try-quartz:
==> flow/design.v (excerpt) <==
module single_cycle_mips_32(clk, rst, imem_addr, imem_rdata, dmem_addr,
	dmem_wdata, dmem_we, dmem_rdata);
==> flow/config.mk <==
export PLATFORM = sky130hd
export DESIGN_NAME = single_cycle_mips_32
export DESIGN_NICKNAME = single_cycle_mips_32
export VERILOG_FILES = /design/flow/design.v
export SDC_FILE = /design/flow/constraint.sdc
export NUM_CORES = 4
export LEC_CHECK = 0
export CAP_MARGIN = 30
export CELL_PAD_IN_SITES_GLOBAL_PLACEMENT = 1
export CORE_MARGIN = 9
export CORE_UTILIZATION = 43
export CTS_CLUSTER_SIZE = 67
export GPL_ROUTABILITY_DRIVEN = 0
export HOLD_SLACK_MARGIN = -0.09
export MAX_ROUTING_LAYER = met4
export SLEW_MARGIN = 0
==> flow/constraint.sdc <==
create_clock -name core_clock -period 12.0 [get_ports {clk}]
set_input_delay 2.4000 -clock core_clock [delete_from_list [all_inputs] [get_ports {clk}]]
set_output_delay 2.4000 -clock core_clock [all_outputs]
set_load 0.01 [all_outputs]
run.sh (not shown) runs the stock make flow with config.mk's settings and CLKGATE_MAP_FILE=.
Here is what was changed in the inputs of try-indigo compared with try-quartz.
Settings: HOLD_SLACK_MARGIN removed (was -0.09); CORE_UTILIZATION changed from 43 to 58; PLACE_DENSITY_LB_ADDON newly set to 0.1; GPL_ROUTABILITY_DRIVEN removed (was 0); CORE_MARGIN changed from 9 to 2; CAP_MARGIN changed from 30 to 20; MAX_ROUTING_LAYER removed (was met4); SLEW_MARGIN changed from 0 to 20; CELL_PAD_IN_SITES_GLOBAL_PLACEMENT removed (was 1); SETUP_SLACK_MARGIN newly set to 1.82; CTS_CLUSTER_SIZE changed from 67 to 46; the clock period (ns, I/O delays scaled along) changed from 12.0 to 6.32.
==> results <==
The sum of net half-perimeters after detailed placement of try-indigo exceeds that of try-quartz by 3.1%. Cmp try-quartz and try-indigo / count of plain and timing-repair buffers / higher: try-indigo. Ran to the end and failed final checks on negative setup slack: try-indigo. Of try-quartz and try-indigo, try-indigo shows the higher detailed-route wire length, with try-quartz below it. Compared with try-quartz, try-indigo shows a higher global-route met3 utilization. Final critical-path share of the clock period: try-indigo > try-quartz. Compared with try-quartz, try-indigo shows total stage count of the critical path that has gone up by more than a quarter.
The following lists how try-willow was set up differently from try-indigo:
Settings: a change of CORE_UTILIZATION from 58 to 72; a deleted PLACE_DENSITY_LB_ADDON that had been 0.1; a deleted CTS_CLUSTER_SIZE that had been 46; an added CTS_CLUSTER_DIAMETER of 242; a change of SETUP_SLACK_MARGIN from 1.82 to -0.14; a change of the clock period (ns, I/O delays scaled along) from 6.32 to 3.44.
==> results <==
try-willow: aborted in global routing (tool error). NOTE: overall chip area in try-willow falls short of that of try-indigo. Comparing try-indigo against try-willow, there is no change at all in maximum number of buffers from clock root to sink. Chip area in the Yosys report came out exactly the same in try-indigo and try-willow. try-willow: placed cell area higher than try-indigo. The vertical extent of the die in try-willow sits about 10% below the value recorded for try-indigo. [try-willow vs try-indigo] worst setup slack before clock tree synthesis: lower in try-willow. Row final estimated routing congestion in global placement: try-willow higher / try-indigo lower.
--- input diff try-willow..try-raven ---
Settings: changing CORE_UTILIZATION from 72 to 28; removing SETUP_SLACK_MARGIN (formerly -0.14); removing CTS_CLUSTER_DIAMETER (formerly 242); changing the clock period (ns, I/O delays scaled along) from 3.44 to 13.3.
Results
try-raven reached the final stage; the timing, design-rule and antenna checks on its layout passed.
Cmp try-raven and try-willow / final weighted congestion of routability-driven global placement / lower: try-raven
Between try-willow and try-raven, the flow reports number of placed cells counting well taps increasing by more than 10%.
Going from try-willow to try-raven, die size +150%; synthesized netlist cell count closely matched the old numbers; post-placement worst setup slack climbed 5780 ps; count of cells resized by post-cts repair saw a decrease.
### try-raven -> try-harbor
Settings: CTS_CLUSTER_DIAMETER: unset -> 367; CTS_CLUSTER_SIZE: unset -> 100; TNS_END_PERCENT: unset -> 10; PLACE_DENSITY: unset -> 0.38; CORE_UTILIZATION: 28 -> 68; the clock period (ns, I/O delays scaled along): 13.3 -> 6.44.
==> results <==
try-harbor did not run to completion, as it errored out during global routing. Placed cell count: try-harbor and try-raven compared, lower one is try-harbor. Cmp try-harbor vs try-raven: placer's final routability congestion estimate higher in try-harbor. The die size in try-harbor was lower than what try-raven gave. For total core area, dividing the value from try-raven by the value from try-harbor gives 2.4. Chip height ends up higher on try-raven. Looking at half-perimeter wire length after placement, try-harbor sits about 22% higher than try-raven does.
What try-cedar does differently from try-harbor at the input level:
Settings: CTS_CLUSTER_DIAMETER removed (was 367); CORE_UTILIZATION changed from 68 to 65; CTS_CLUSTER_SIZE changed from 100 to 52; PLACE_DENSITY_LB_ADDON newly set to 0.0; PLACE_DENSITY removed (was 0.38); TNS_END_PERCENT removed (was 10); the clock period (ns, I/O delays scaled along) changed from 6.44 to 6.33.
[summary]
try-harbor → try-cedar: number of placed instances, taps included now sits higher; sequential-to-total area share from yosys stat was more or less identical; yosys synthesis chip area saw little to no change; number of cells produced by synthesis saw little to no change.
Against try-harbor, die size in try-cedar came out worse.
try-cedar vs try-harbor — total clock buffers created by CTS rose 85.
Min floorplan row count across try-harbor and try-cedar: try-harbor
When try-cedar is set beside try-harbor, its die width turns out to be 2.2% larger.
What try-cedar reported for half-perimeter wire length after placement has to be multiplied by 1.07 to get the figure for try-harbor.
Pre-placement core utilization: try-cedar vs try-harbor down 2.8 points
Status(try-cedar) = ERROR, stage = global routing
NOTE: maximum level of the CTS H-tree in try-cedar exceeds that of try-harbor
